## cordic
module cordic(clk, angle, sine, cosine);
  input clk;
  input signed [31:0] angle;  
  output signed [15:0] sine;  
  output signed [15:0] cosine;
  reg signed [15:0] x [0:12];
  reg signed [15:0] y [0:12];
  reg signed [31:0] z [0:12];
  parameter scaling_factor = 19896;  
  wire [1:0] sector;
  assign sector = angle[31:30];
  assign sine = y[12];
  assign cosine = x[12];
  wire signed [31:0] theta [0:12];
  assign theta [ 0] = 'h20000000;   
  assign theta [ 1] = 'h12E4051D;   
  assign theta [ 2] = 'h9FB385B;    
  assign theta [ 3] = 'h51111D4;    
  assign theta [ 4] = 'h28B0D43;    
  assign theta [ 5] = 'h145D7E1;    
  assign theta [ 6] = 'hA2F61E;     
  assign theta [ 7] = 'h517C55;     
  assign theta [ 8] = 'h28BE53;     
  assign theta [ 9] = 'h145F2E;     
  assign theta [10] = 'hA2F98;      
  assign theta [11] = 'h517CC;      
  assign theta [12] = 'h28BE6;      
  always @(posedge clk)
  begin 
    if (sector == 2'b00) begin
	  x[0] <= scaling_factor;
      y[0] <= 0;
      z[0] <= angle;      
    end
  ...
Settings: LEC_CHECK=0, ABC_AREA=1, CAP_MARGIN=20, CORE_ASPECT_RATIO=1.12, CORE_MARGIN=2, CORE_UTILIZATION=72, CTS_CLUSTER_DIAMETER=247, CTS_CLUSTER_SIZE=98, PLACE_DENSITY_LB_ADDON=0.08, SETUP_SLACK_MARGIN=0.31, SLEW_MARGIN=20, TNS_END_PERCENT=5; clock period 1.03 ns.
run.sh (not shown) runs the stock make flow with config.mk's settings and CLKGATE_MAP_FILE=.
The baseline aborted during global routing (5_1_grt) with GRT-0116.
Rerun with:
- CAP_MARGIN: 20 -> 40
- CORE_ASPECT_RATIO: 1.12 -> unset
- CTS_CLUSTER_DIAMETER: 247 -> unset
- CTS_CLUSTER_SIZE: 98 -> 10
- HOLD_SLACK_MARGIN: unset -> 0.3
- PLACE_DENSITY: unset -> 0.42
- PLACE_DENSITY_LB_ADDON: 0.08 -> unset
- SETUP_SLACK_MARGIN: 0.31 -> unset
- TNS_END_PERCENT: 5 -> unset
- clock period: 1.03 -> 2.59 ns (I/O delays scaled with it)
What happened: The changed run produced a layout that fails on negative setup slack; synthesized area does not change; die size hardly moves; synthesized cell count does not change.
Rerun with:
- ABC_AREA: 1 -> unset
- CAP_MARGIN: 40 -> 5
- CTS_CLUSTER_DIAMETER: unset -> 147
- CTS_CLUSTER_SIZE: 10 -> unset
- HOLD_SLACK_MARGIN: 0.3 -> unset
- PLACE_DENSITY: 0.42 -> 0.63
- SETUP_SLACK_MARGIN: unset -> 0.49
- clock period: 2.59 -> 3.43 ns (I/O delays scaled with it)
- The changed run finished but fails on negative setup slack
- via count fell by about 27%
- design area fell by about 10%
- clock skew rose by 3.2 ps
- worst setup slack got worse by 32 ps
- count of clock-buffer cells in the layout rose by 2
Rerun with:
- CAP_MARGIN: 5 -> 20
- CORE_UTILIZATION: 72 -> 40
- CTS_CLUSTER_DIAMETER: 147 -> unset
- PLACE_DENSITY: 0.63 -> unset
- SETUP_SLACK_MARGIN: 0.49 -> unset
- clock period: 3.43 -> 3.5 ns (I/O delays scaled with it)
What happened: The changed run passed the timing, design-rule and antenna checks. Critical path depth fell by 3. Die area rose by well over a third. Count of clock-buffer cells in the layout fell by 5. Wire length fell by well over a third. Synthesized area stays the same.
Rerun with:
- ABC_AREA: unset -> 0
- CAP_MARGIN: 20 -> 25
- CORE_ASPECT_RATIO: unset -> 0.5
- CORE_MARGIN: 2 -> 7
- CORE_UTILIZATION: 40 -> 71
- CTS_CLUSTER_SIZE: unset -> 57
- HOLD_SLACK_MARGIN: unset -> 0.25
- PLACE_DENSITY_LB_ADDON: unset -> 0.14
- SETUP_SLACK_MARGIN: unset -> 0.27
- SLEW_MARGIN: 20 -> 10
Outcome:
- hold slack improved by 3.4 ps
- design area fell by 0.33%
- non-clock buffer count rose by 16
- die size fell by 38%
- core utilization rose by 36 points
- via count rose by 6.0%
- area after synthesis does not change
- register-to-register slack barely changes
Rerun with:
- ABC_AREA: 0 -> 1
- CAP_MARGIN: 25 -> 10
- CELL_PAD_IN_SITES_DETAIL_PLACEMENT: unset -> 2
- CELL_PAD_IN_SITES_GLOBAL_PLACEMENT: unset -> 2
- CORE_MARGIN: 7 -> 2
- CORE_UTILIZATION: 71 -> 40
- CTS_CLUSTER_SIZE: 57 -> 10
- GPL_ROUTABILITY_DRIVEN: unset -> 0
- GPL_TIMING_DRIVEN: unset -> 1
- HOLD_SLACK_MARGIN: 0.25 -> 0.19
- MAX_ROUTING_LAYER: unset -> met5
- PLACE_DENSITY_LB_ADDON: 0.14 -> 0.19
- SETUP_SLACK_MARGIN: 0.27 -> unset
- SLEW_MARGIN: 10 -> 5
- TNS_END_PERCENT: unset -> 70
Result: Worst setup slack improved by 85 ps; via count increases by 63%; clock-buffer cell count increases by 18; synthesized cell count increases by 78%; die size increases by 110%.

* * *

Setup of tundra:
cordic again, from the RTL that the note above started with.
Settings: LEC_CHECK=0, ABC_AREA=1, CAP_MARGIN=35, CORE_MARGIN=2, CORE_UTILIZATION=71, CTS_CLUSTER_SIZE=57, HOLD_SLACK_MARGIN=0.25, PLACE_DENSITY_LB_ADDON=0.14, SETUP_SLACK_MARGIN=0.27, SLEW_MARGIN=10; clock period 3.5 ns.
## Diff of input files: nickel against tundra
Settings: CORE_UTILIZATION changed from 71 to 60; CAP_MARGIN changed from 35 to 20; HOLD_SLACK_MARGIN removed (was 0.25); SETUP_SLACK_MARGIN removed (was 0.27); CTS_CLUSTER_SIZE changed from 57 to 98; SLEW_MARGIN changed from 10 to 20; ABC_AREA removed (was 1); PLACE_DENSITY_LB_ADDON removed (was 0.14); the clock period (ns, I/O delays scaled along) changed from 3.5 to 2.78.
==> results <==
- When nickel is measured against tundra, its sequential share of layout area turns out 0.53 points lower.
- Summary of tundra and nickel: one run falls short of a clean finish, namely nickel.
- Between nickel and tundra, the cell count is lower for nickel.
- Across both runs, delay of the slowest cell on the worst path was lower for nickel than for tundra.
- Critical path startpoint = z[5][31]: tundra; critical path startpoint = y[2][2]: nickel
- Diff tundra -> nickel: first-pass GRT wire length went down; synthesized area divided by synthesized cell count went up.
[inputs] maple vs nickel
Settings: an added ABC_AREA of 1; a change of CORE_UTILIZATION from 60 to 72; an added CORE_ASPECT_RATIO of 1.12; a change of the clock period (ns, I/O delays scaled along) from 2.78 to 1.03.
Of maple and nickel, the run reporting the lower post-synthesis chip area from yosys was nickel.
clock tree synthesis (4_1_cts): maple exited with error
Die area of maple exceeds that of nickel by a few percent.
| average footprint of a synthesized cell | higher: nickel |
Re HPWL reported at the end of detailed placement: maple is 130% up on nickel.
[compare] base=nickel new=maple: instance count of the mapped netlist rose by 4,020; yosys cell count rose by 4,020.
Summary of the comparison: area fraction in mux cells is lower in maple, relative to nickel.
The pre-CTS worst setup slack reported for maple is smaller than that of nickel by 1.15 ns.
Changes in xenon relative to maple:
Settings: swapping 98 for 10 in CTS_CLUSTER_SIZE; putting PLACE_DENSITY at 0.42 where nothing was set; clearing CORE_ASPECT_RATIO, which used to be 1.12; swapping 1.03 for 2.59 in the clock period (ns, I/O delays scaled along).
Complete run, failing final checks: xenon, reason negative setup slack.
[compare] base=maple new=xenon: yosys stat chip area about even, overall die area about even, synthesized area about even, horizontal die size rose 16 um, per-instance average area after synthesis about even.
Comparing maple with xenon, the placeable core region came out essentially unchanged.
Relative to maple, worst setup timing slack at the placement stage has increased by 1.58 ns in xenon.
Relative to maple, number of core rows decreased by 5.4% in xenon.

* * *

Setup of main:
Starting RTL as in the previous note.
Settings: LEC_CHECK=0, CAP_MARGIN=20, CORE_ASPECT_RATIO=0.88, CORE_MARGIN=2, CORE_UTILIZATION=58, CTS_CLUSTER_SIZE=57, GPL_ROUTABILITY_DRIVEN=1, SLEW_MARGIN=40; clock period 4.74 ns.
### main -> the feature branch
Settings: CORE_UTILIZATION changed from 58 to 40; GPL_ROUTABILITY_DRIVEN removed (was 1); SLEW_MARGIN changed from 40 to 20; CTS_CLUSTER_SIZE removed (was 57); CORE_ASPECT_RATIO removed (was 0.88); the clock period (ns, I/O delays scaled along) changed from 4.74 to 3.41.
### Flow results
From the feature branch to main, setup-violating endpoint count in the final report did not move at all. The smallest setup slack after layout of the feature branch was inferior to that of main. Wire length of the first global-routing pass, main and the feature branch: smaller value in the feature branch.

* * *

cordic again, from the RTL that the note above started with.
==> flow/config.mk <==
export PLATFORM = sky130hd
export DESIGN_NAME = cordic
export DESIGN_NICKNAME = cordic
export VERILOG_FILES = /design/flow/design.v
export SDC_FILE = /design/flow/constraint.sdc
export NUM_CORES = 4
export LEC_CHECK = 0
export ABC_AREA = 1
export CAP_MARGIN = 20
export CORE_MARGIN = 2
export CORE_UTILIZATION = 40
export HOLD_SLACK_MARGIN = 0.25
export PLACE_DENSITY_LB_ADDON = 0.14
export SETUP_SLACK_MARGIN = 0.27
export SLEW_MARGIN = 10
==> flow/constraint.sdc <==
create_clock -name core_clock -period 3.5 [get_ports {clk}]
set_input_delay 0.7000 -clock core_clock [delete_from_list [all_inputs] [get_ports {clk}]]
set_output_delay 0.7000 -clock core_clock [all_outputs]
set_load 0.01 [all_outputs]
The starting point produced a clean layout.
Change:
CELL_PAD_IN_SITES_DETAIL_PLACEMENT = 2   (was not set)
CELL_PAD_IN_SITES_GLOBAL_PLACEMENT = 2   (was not set)
CORE_ASPECT_RATIO = 0.5   (was not set)
CTS_CLUSTER_SIZE = 10   (was not set)
GPL_ROUTABILITY_DRIVEN = 0   (was not set)
GPL_TIMING_DRIVEN = 1   (was not set)
HOLD_SLACK_MARGIN = 0.19   (was 0.25)
MAX_ROUTING_LAYER = met4   (was not set)
PLACE_DENSITY_LB_ADDON = 0.19   (was 0.14)
SETUP_SLACK_MARGIN = not set   (was 0.27)
SLEW_MARGIN = 5   (was 10)
TNS_END_PERCENT = 70   (was not set)
After rerunning: Routed wire length rose by 36%. Via count rose by 9.9%. Worst setup slack gets worse by 0.45 ns. Clock skew rose by 0.020 ns. Global-route usage rose by 9.1 points. Maximum frequency fell by 14%. Count of clock-buffer cells in the layout fell by 1. Final area fell by 0.76%.
Change:
CELL_PAD_IN_SITES_DETAIL_PLACEMENT = not set   (was 2)
CELL_PAD_IN_SITES_GLOBAL_PLACEMENT = not set   (was 2)
CORE_ASPECT_RATIO = not set   (was 0.5)
GPL_ROUTABILITY_DRIVEN = not set   (was 0)
GPL_TIMING_DRIVEN = not set   (was 1)
HOLD_SLACK_MARGIN = not set   (was 0.19)
MAX_ROUTING_LAYER = not set   (was met4)
PLACE_DENSITY_LB_ADDON = 0.12   (was 0.19)
SETUP_SLACK_MARGIN = 0.93   (was not set)
SLEW_MARGIN = 20   (was 5)
TNS_END_PERCENT = 30   (was 70)
First-iteration DRC count is higher by 50%.
Die area barely changes.
Via count came out lower by about 9%.
Non-clock buffer count went up by 53.
Worst hold slack gets worse by 0.013 ns.
Final area rose by 4.0%.

* * *

Setup of blue:
cordic again, from the RTL that the note above started with.
==> flow/design.v (excerpt) <==
module cordic(clk, angle, sine, cosine);
  input clk;
  input signed [31:0] angle;  
  output signed [15:0] sine;  
  output signed [15:0] cosine;
  reg signed [15:0] x [0:12];
  reg signed [15:0] y [0:12];
  reg signed [31:0] z [0:12];
  parameter scaling_factor = 19896;  
  wire [1:0] sector;
  assign sector = angle[31:30];
  assign sine = y[12];
  assign cosine = x[12];
  wire signed [31:0] theta [0:12];
  assign theta [ 0] = 'h20000000;   
  assign theta [ 1] = 'h12E4051D;   
  assign theta [ 2] = 'h9FB385B;    
  assign theta [ 3] = 'h51111D4;    
  assign theta [ 4] = 'h28B0D43;    
  assign theta [ 5] = 'h145D7E1;    
  assign theta [ 6] = 'hA2F61E;     
  assign theta [ 7] = 'h517C55;     
  assign theta [ 8] = 'h28BE53;     
  assign theta [ 9] = 'h145F2E;     
  assign theta [10] = 'hA2F98;      
  assign theta [11] = 'h517CC;      
  assign theta [12] = 'h28BE6;      
  always @(posedge clk)
  begin 
    if (sector == 2'b00) begin
	  x[0] <= scaling_factor;
      y[0] <= 0;
      z[0] <= angle;      
    end
    else if  (sector == 2'b11) begin
	  x[0] <= scaling_factor;
      y[0] <= 0;
      z[0] <= angle;      
    end      
    else if (sector == 2'b01) begin
      x[0] <= -0;
      y[0] <= scaling_factor;
      z[0] <= {2'b00,angle[29:0]};      
    end
    else if (sector == 2'b10) begin
      x[0] <= 0;
      y[0] <= -scaling_factor;
      z[0] <= {2'b11,angle[29:0]};
    end
  end
  genvar i;
  generate
    for (i=0; i<13; i=i+1)
      begin
        wire sgn; 
  ...
make LEC_CHECK=0 CAP_MARGIN=10 CORE_MARGIN=2 CORE_UTILIZATION=72 CTS_CLUSTER_DIAMETER=147 PLACE_DENSITY=0.63 SETUP_SLACK_MARGIN=0.49 SLEW_MARGIN=20 finish   # period 3.43 ns
No crash in blue: every stage finished, but the layout fails its final checks due to setup timing.
--- input diff blue..green ---
# blue
export LEC_CHECK = 0
export CAP_MARGIN = 10
export CORE_MARGIN = 2
export CORE_UTILIZATION = 72
export CTS_CLUSTER_DIAMETER = 147
export PLACE_DENSITY = 0.63
export SETUP_SLACK_MARGIN = 0.49
export SLEW_MARGIN = 20
create_clock -name core_clock -period 3.43 [get_ports {clk}]
# green
export LEC_CHECK = 0
export ABC_AREA = 1
export CAP_MARGIN = 0
export CORE_ASPECT_RATIO = 1.41
export CORE_MARGIN = 2
export CORE_UTILIZATION = 72
export CTS_CLUSTER_SIZE = 10
export PLACE_DENSITY = 0.42
export SLEW_MARGIN = 20
export TNS_END_PERCENT = 10
create_clock -name core_clock -period 2.59 [get_ports {clk}]
### Flow results
[green] flow finished | final checks: failed | reasons: setup timing. Relative to blue, total negative setup slack has gone down in green. A worst hold-check path type of input port to register is what green shows, while register to register belongs to blue. Compared with blue, green improves clock period minus worst slack. Critical path capture point: x[12][11] -> blue, x[5][10] -> green. blue vs green, timing startpoint of the critical path: y[11][12] vs y[4][8]. The higher maximum frequency came out of green. Final cell area: green above blue. Delta (green minus blue): non-clock inverter total of the final layout picked up an extra 1,180, minimum setup slack after placement lost 0.10 ns, number of ordinary and repair buffers in the finished layout lost 51%.

* * *

## south
The RTL this note starts from:
==> flow/design.v <==
module cordic(clk, angle, sine, cosine);
  input clk;
  input signed [31:0] angle;  
  output signed [15:0] sine;  
  output signed [15:0] cosine;
  reg signed [15:0] x [0:12];
  reg signed [15:0] y [0:12];
  reg signed [31:0] z [0:12];
  parameter scaling_factor = 19896;  
  wire [1:0] sector;
  assign sector = angle[31:30];
  assign sine = y[12];
  assign cosine = x[12];
  wire signed [31:0] theta [0:12];
  assign theta [ 0] = 'h20000000;   
  assign theta [ 1] = 'h12E4051D;   
  assign theta [ 2] = 'h9FB385B;    
  assign theta [ 3] = 'h51111D4;    
  assign theta [ 4] = 'h28B0D43;    
  assign theta [ 5] = 'h145D7E1;    
  assign theta [ 6] = 'hA2F61E;     
  assign theta [ 7] = 'h517C55;     
  assign theta [ 8] = 'h28BE53;     
  assign theta [ 9] = 'h145F2E;     
  assign theta [10] = 'hA2F98;      
  assign theta [11] = 'h517CC;      
  assign theta [12] = 'h28BE6;      
  always @(posedge clk)
  begin 
    if (sector == 2'b00) begin
	  x[0] <= scaling_factor;
      y[0] <= 0;
      z[0] <= angle;      
    end
    else if  (sector == 2'b11) begin
	  x[0] <= scaling_factor;
      y[0] <= 0;
      z[0] <= angle;      
    end      
    else if (sector == 2'b01) begin
      x[0] <= -0;
      y[0] <= scaling_factor;
      z[0] <= {2'b00,angle[29:0]};      
    end
    else if (sector == 2'b10) begin
      x[0] <= 0;
      y[0] <= -scaling_factor;
      z[0] <= {2'b11,angle[29:0]};
    end
  end
  genvar i;
  generate
    for (i=0; i<13; i=i+1)
      begin
        wire sgn; 
	assign sgn = z[i][31];  
	wire signed [15:0] xnew, ynew;
        assign xnew = x[i] >>> i;  
        assign ynew = y[i] >>> i;
        always @(posedge clk)
          begin
            if (sgn==1)
              begin
                x[i+1] <= x[i]+ynew;
                y[i+1] <= y[i]-xnew;
                z[i+1] <= z[i]+theta[i];
              end
            else
              begin
                x[i+1] <= x[i]-ynew;
                y[i+1] <= y[i]+xnew;
                z[i+1] <= z[i]-theta[i];
              end
          end
      end
  endgenerate
endmodule
Settings: LEC_CHECK=0, ABC_AREA=1, CAP_MARGIN=20, CELL_PAD_IN_SITES_GLOBAL_PLACEMENT=2, CORE_MARGIN=2, CORE_UTILIZATION=40, CTS_CLUSTER_SIZE=10, PLACE_DENSITY_LB_ADDON=0.12, SETUP_SLACK_MARGIN=0.93, SLEW_MARGIN=5, TNS_END_PERCENT=30; clock period 3.5 ns.
What east does differently from south at the input level:
==> flow/config.mk <==
export PLATFORM = sky130hd
export DESIGN_NAME = cordic
export DESIGN_NICKNAME = cordic
export VERILOG_FILES = /design/flow/design.v
export SDC_FILE = /design/flow/constraint.sdc
export NUM_CORES = 4
export LEC_CHECK = 0
export CAP_MARGIN = 20
export CORE_MARGIN = 2
export CORE_UTILIZATION = 57
export SETUP_SLACK_MARGIN = 0.72
export SLEW_MARGIN = 20
==> flow/constraint.sdc <==
create_clock -name core_clock -period 2.61 [get_ports {clk}]
set_input_delay 0.5220 -clock core_clock [delete_from_list [all_inputs] [get_ports {clk}]]
set_output_delay 0.5220 -clock core_clock [all_outputs]
set_load 0.01 [all_outputs]
## What came out
- east: flow complete, layout not clean; failing: setup timing
- east leaves less setup margin than south.
- Wire length (lower): east
- For south, the highest-delay cell along the critical path was sky130_fd_sc_hd__dfxtp_4, unlike east, where it was sky130_fd_sc_hd__fa_2.
- Relative to south, portion of the clock cycle consumed by the worst path in the final layout increased by 44 points in east.
- The routing usage on met2 number comes out lower for south vs east.
